==> 06-13 <==
==> flow/design.v <==
`timescale 1ns/1ps   
module fp_arithmetic_sequence_generator (
    input wire clk,                   
    input wire rst_n,                 
    input wire activate,              
    input wire [31:0] a1,             
    input wire [31:0] d,              
    input wire [31:0] n,              
    input wire [31:0] saddr,          
    output reg done,                  
    output reg [31:0] mem_addr,       
    output reg [31:0] mem_wdata,      
    output reg mem_write,             
    input wire mem_ready              
);
    localparam IDLE = 3'b000;        
    localparam INIT = 3'b001;        
    localparam LOAD_ADD = 3'b010;    
    localparam WAIT_ADD = 3'b011;    
    localparam MEM_WRITE = 3'b100;   
    localparam WAIT_MEM = 3'b101;    
    localparam UPDATE = 3'b110;      
    localparam FINISH = 3'b111;      
    reg [2:0] state;                 
    reg [31:0] counter;              
    reg [31:0] current_term;         
    reg [31:0] add_a, add_b;        
    reg add_start;                   
    wire [31:0] add_result;          
    wire add_done;                   
    fp_adder fp_add_inst (
        .clk(clk),
        .rst_n(rst_n),
        .a(add_a),
        .b(add_b),
        .start(add_start),
        .result(add_result),
        .done(add_done)
    );
    always @(posedge clk or negedge rst_n) begin
        if (!rst_n) begin
            state <= IDLE;
            counter <= 32'b0;
            current_term <= 32'b0;
            done <= 1'b0;
            add_start <= 1'b0;
            add_a <= 32'b0;
            add_b <= 32'b0;
            mem_addr <= 32'b0;
            mem_wdata <= 32'b0;
            mem_write <= 1'b0;
        end else begin
            add_start <= 1'b0;
            mem_write <= 1'b0;
            case (state)
                IDLE: begin
                    counter <= 32'b0;
                    done <= 1'b0;
                    if (activate) begin
                        state <= INIT;   
                    end
                end
                INIT: begin
                    current_term <= a1;          
                    counter <= 32'b0;            
                    mem_addr <= saddr;           
                    if (n == 32'b0)
                        state <= FINISH;         
                    else
                        state <= MEM_WRITE;      
                end
                LOAD_ADD: begin
                    add_a <= current_term;
                    add_b <= d;
                    add_start <= 1'b1;           
                    state <= WAIT_ADD;
                end
                WAIT_ADD: begin
                    if (add_done) begin
                        state <= MEM_WRITE;      
                    end
                end
                MEM_WRITE: begin
                    mem_wdata <= (counter == 0) ? a1 : add_result;
                    mem_write <= 1'b1;           
                    state <= WAIT_MEM;
                end
                WAIT_MEM: begin
                    if (mem_ready) begin
                        mem_addr <= mem_addr + 4;  
                        counter <= counter + 1'b1;  
                        if ((counter + 32'd1) >= n) begin
                            state <= FINISH;
                        end else if (counter == 0) begin
                            current_term <= a1;
                            state <= LOAD_ADD;   
                        end else begin
                            current_term <= add_result;
                            state <= LOAD_ADD;
                        end
                    end
                end
                FINISH: begin
                    done <= 1'b1;               
                    if (!activate) begin
                        state <= IDLE;          
                    end
                end
                default: state <= IDLE;         
            endcase
        end
    end
endmodule
module fp_adder (
    input wire clk,
    input wire rst_n,
    input wire [31:0] a,         
    input wire [31:0] b,         
    input wire start,            
    output reg [31:0] result,    
    output reg done              
);
    reg [31:0] a_reg, b_reg;    
    reg a_sign, b_sign;          
    reg [7:0] a_exp, b_exp;      
    reg [23:0] a_mant, b_mant;   
    reg [7:0] result_exp;        
    reg result_sign;             
    reg [24:0] result_mant;      
    reg [7:0] exp_diff;          
    localparam IDLE = 3'h0;       
    localparam UNPACK = 3'h1;     
    localparam ALIGN = 3'h2;      
    localparam ADD = 3'h3;        
    localparam NORMALIZE = 3'h4;  
    localparam PACK = 3'h5;       
    reg [2:0] state;
    always @(posedge clk or negedge rst_n) begin
        if (!rst_n) begin
            state <= IDLE;
            result <= 32'b0;
            done <= 1'b0;
        end else begin
            done <= 1'b0;   
            case (state)
                IDLE: begin
                    if (start) begin
                        a_reg <= a;   
                        b_reg <= b;
                        state <= UNPACK;
                    end
                end
                UNPACK: begin
                    a_sign <= a_reg[31];
                    a_exp <= a_reg[30:23];
                    a_mant <= {1'b1, a_reg[22:0]};   
                    b_sign <= b_reg[31];
                    b_exp <= b_reg[30:23];
                    b_mant <= {1'b1, b_reg[22:0]};   
                    state <= ALIGN;
                end
                ALIGN: begin
                    if (a_exp > b_exp) begin
                        exp_diff <= a_exp - b_exp;
                        b_mant <= ((a_exp - b_exp) > 24) ? 24'b0 : (b_mant >> (a_exp - b_exp));
                        result_exp <= a_exp;
                    end else begin
                        exp_diff <= b_exp - a_exp;
                        a_mant <= ((b_exp - a_exp) > 24) ? 24'b0 : (a_mant >> (b_exp - a_exp));
                        result_exp <= b_exp;
                    end
                    state <= ADD;
                end
                ADD: begin
                    if (a_sign == b_sign) begin
                        result_mant <= a_mant + b_mant;
                        result_sign <= a_sign;
                    end else begin
                        if (a_mant >= b_mant) begin
                            result_mant <= a_mant - b_mant;
                            result_sign <= a_sign;
                        end else begin
                            result_mant <= b_mant - a_mant;
                            result_sign <= b_sign;
                        end
                    end
                    state <= NORMALIZE;
                end
                NORMALIZE: begin
                    if (result_mant[24]) begin
                        result_mant <= result_mant >> 1;
                        result_exp <= result_exp + 1;
                        state <= PACK;
                    end else if (result_mant[23:0] != 0) begin
                        if (!result_mant[23]) begin
                            result_mant <= result_mant << 1;
                            result_exp <= result_exp - 1;
                        end else begin
                            state <= PACK;
                        end
                    end else begin
                        result_exp <= 8'b0;
                        state <= PACK;
                    end
                end
                PACK: begin
                    result <= {result_sign, result_exp, result_mant[22:0]};
                    done <= 1'b1;   
                    state <= IDLE;
                end
                default: state <= IDLE;   
            endcase
        end
    end
endmodule
==> flow/run.sh <==
#!/bin/bash
# the make line also repeats each setting of config.mk as NAME=value (left out here)
make -C /OpenROAD-flow-scripts/flow DESIGN_CONFIG=/design/flow/config.mk WORK_HOME=/design/flow/orfs CLKGATE_MAP_FILE= finish
==> flow/config.mk <==
export PLATFORM = sky130hd
export DESIGN_NAME = fp_arithmetic_sequence_generator
export DESIGN_NICKNAME = fp_arithmetic_sequence_generator
export VERILOG_FILES = /design/flow/design.v
export SDC_FILE = /design/flow/constraint.sdc
export NUM_CORES = 4
export LEC_CHECK = 0
export CAP_MARGIN = 20
export CORE_MARGIN = 2
export CORE_UTILIZATION = 70
export SETUP_SLACK_MARGIN = 0.61
export SLEW_MARGIN = 20
==> flow/constraint.sdc <==
create_clock -name core_clock -period 4.34 [get_ports {clk}]
set_input_delay 0.8680 -clock core_clock [delete_from_list [all_inputs] [get_ports {clk}]]
set_output_delay 0.8680 -clock core_clock [all_outputs]
set_load 0.01 [all_outputs]
==> 07-12 (differences from 06-13) <==
--- a/flow/config.mk
+++ b/flow/config.mk
@@ -5,8 +5,10 @@
 export SDC_FILE = /design/flow/constraint.sdc
 export NUM_CORES = 4
 export LEC_CHECK = 0
+export ABC_AREA = 1
 export CAP_MARGIN = 20
-export CORE_MARGIN = 2
-export CORE_UTILIZATION = 70
-export SETUP_SLACK_MARGIN = 0.61
-export SLEW_MARGIN = 20
+export CELL_PAD_IN_SITES_DETAIL_PLACEMENT = 2
+export CORE_MARGIN = 10
+export CORE_UTILIZATION = 40
+export SLEW_MARGIN = 15
+export TNS_END_PERCENT = 90
==> flow/constraint.sdc (replaced) <==
create_clock -name core_clock -period 12.0 [get_ports {clk}]
set_input_delay 2.4000 -clock core_clock [delete_from_list [all_inputs] [get_ports {clk}]]
set_output_delay 2.4000 -clock core_clock [all_outputs]
set_load 0.01 [all_outputs]
==> 05-19 (differences from 06-13) <==
--- a/flow/config.mk
+++ b/flow/config.mk
@@ -6,7 +6,11 @@
 export NUM_CORES = 4
 export LEC_CHECK = 0
 export CAP_MARGIN = 20
+export CELL_PAD_IN_SITES_DETAIL_PLACEMENT = 0
+export CELL_PAD_IN_SITES_GLOBAL_PLACEMENT = 0
 export CORE_MARGIN = 2
-export CORE_UTILIZATION = 70
-export SETUP_SLACK_MARGIN = 0.61
-export SLEW_MARGIN = 20
+export CORE_UTILIZATION = 63
+export CTS_CLUSTER_DIAMETER = 74
+export CTS_CLUSTER_SIZE = 25
+export MAX_ROUTING_LAYER = met5
+export SLEW_MARGIN = 30
==> flow/constraint.sdc (replaced) <==
create_clock -name core_clock -period 3.21 [get_ports {clk}]
set_input_delay 0.6420 -clock core_clock [delete_from_list [all_inputs] [get_ports {clk}]]
set_output_delay 0.6420 -clock core_clock [all_outputs]
set_load 0.01 [all_outputs]
==> 01-25 (differences from 06-13) <==
--- a/flow/config.mk
+++ b/flow/config.mk
@@ -7,6 +7,5 @@
 export LEC_CHECK = 0
 export CAP_MARGIN = 20
 export CORE_MARGIN = 2
-export CORE_UTILIZATION = 70
-export SETUP_SLACK_MARGIN = 0.61
+export CORE_UTILIZATION = 40
 export SLEW_MARGIN = 20
==> flow/constraint.sdc (replaced) <==
create_clock -name core_clock -period 12.0 [get_ports {clk}]
set_input_delay 2.4000 -clock core_clock [delete_from_list [all_inputs] [get_ports {clk}]]
set_output_delay 2.4000 -clock core_clock [all_outputs]
set_load 0.01 [all_outputs]
==> comparison table <==
metric                                                  07-12                       06-13                  01-25                                        05-19
Chip area line of the yosys report                 0.0254 mm2                  0.0253 mm2             0.0253 mm2                                   0.0253 mm2
Worst Min Path Start                                 state[1]                           -  fp_add_inst.a_reg[31]                        fp_add_inst.b_reg[31]
Final layout net count                                   3539                        3082                   2957                                         3408
Run status                                     finished clean  complete, but fails checks         finished clean                   complete, but fails checks
Reasons for failing layout checks                           -                setup timing                      -  capacitance limit, slew limit, setup timing
Final design utilization                                47.3%                       87.3%                  47.1%                                        86.5%
Cycle use final                                         55.5%                        103%                  43.1%                                         131%
P_int                                                 3.06 mW                     7.03 mW                2.59 mW                                      8.40 mW
Total met2 wirelength after detailed routing          73.0 mm                     46.1 mm                37.9 mm                                      49.3 mm
Placer congestion estimate                              0.948                        1.08                  0.956                                         1.02
Count of placed standard cells including taps            4070                        3163                   3493                                         3534
Sequential-cell power consumption                     2.07 mW                     4.65 mW                1.64 mW                                      6.24 mW
Worst slew margin relative to its limit                 25.1%                       6.56%                  31.8%                                       -5.00%
Total vias in the final route                           27700                       27100                  21600                                        27900
Global Route Usage Sum                                  37.2%                       54.3%                  25.0%                                        48.8%
Syn Area/Cell                                        8.09 um2                    9.81 um2               9.81 um2                                     9.81 um2
Logic Gate Count                                         2229                        1842                   1841                                         1844
Critical path buffers and inverters                         3                           3                      2                                            3
Data required, critical path                         12.47 ns                     4.60 ns               12.45 ns                                      3.68 ns
Comb gate area                                     0.0125 mm2                  0.0140 mm2             0.0131 mm2                                   0.0149 mm2
Highest ir drop seen on vdd                            137 uV                      477 uV                 101 uV                                       519 uV
Share of power burned in the clock network              33.5%                       39.0%                  41.7%                                        32.9%
Total clock buffers created by CTS                         47                          42                     46                                           27
Worst Slack Setup Final                               5.34 ns                   -0.135 ns                6.82 ns                                    -0.997 ns
Power is estimated from default activity; no workload was simulated.
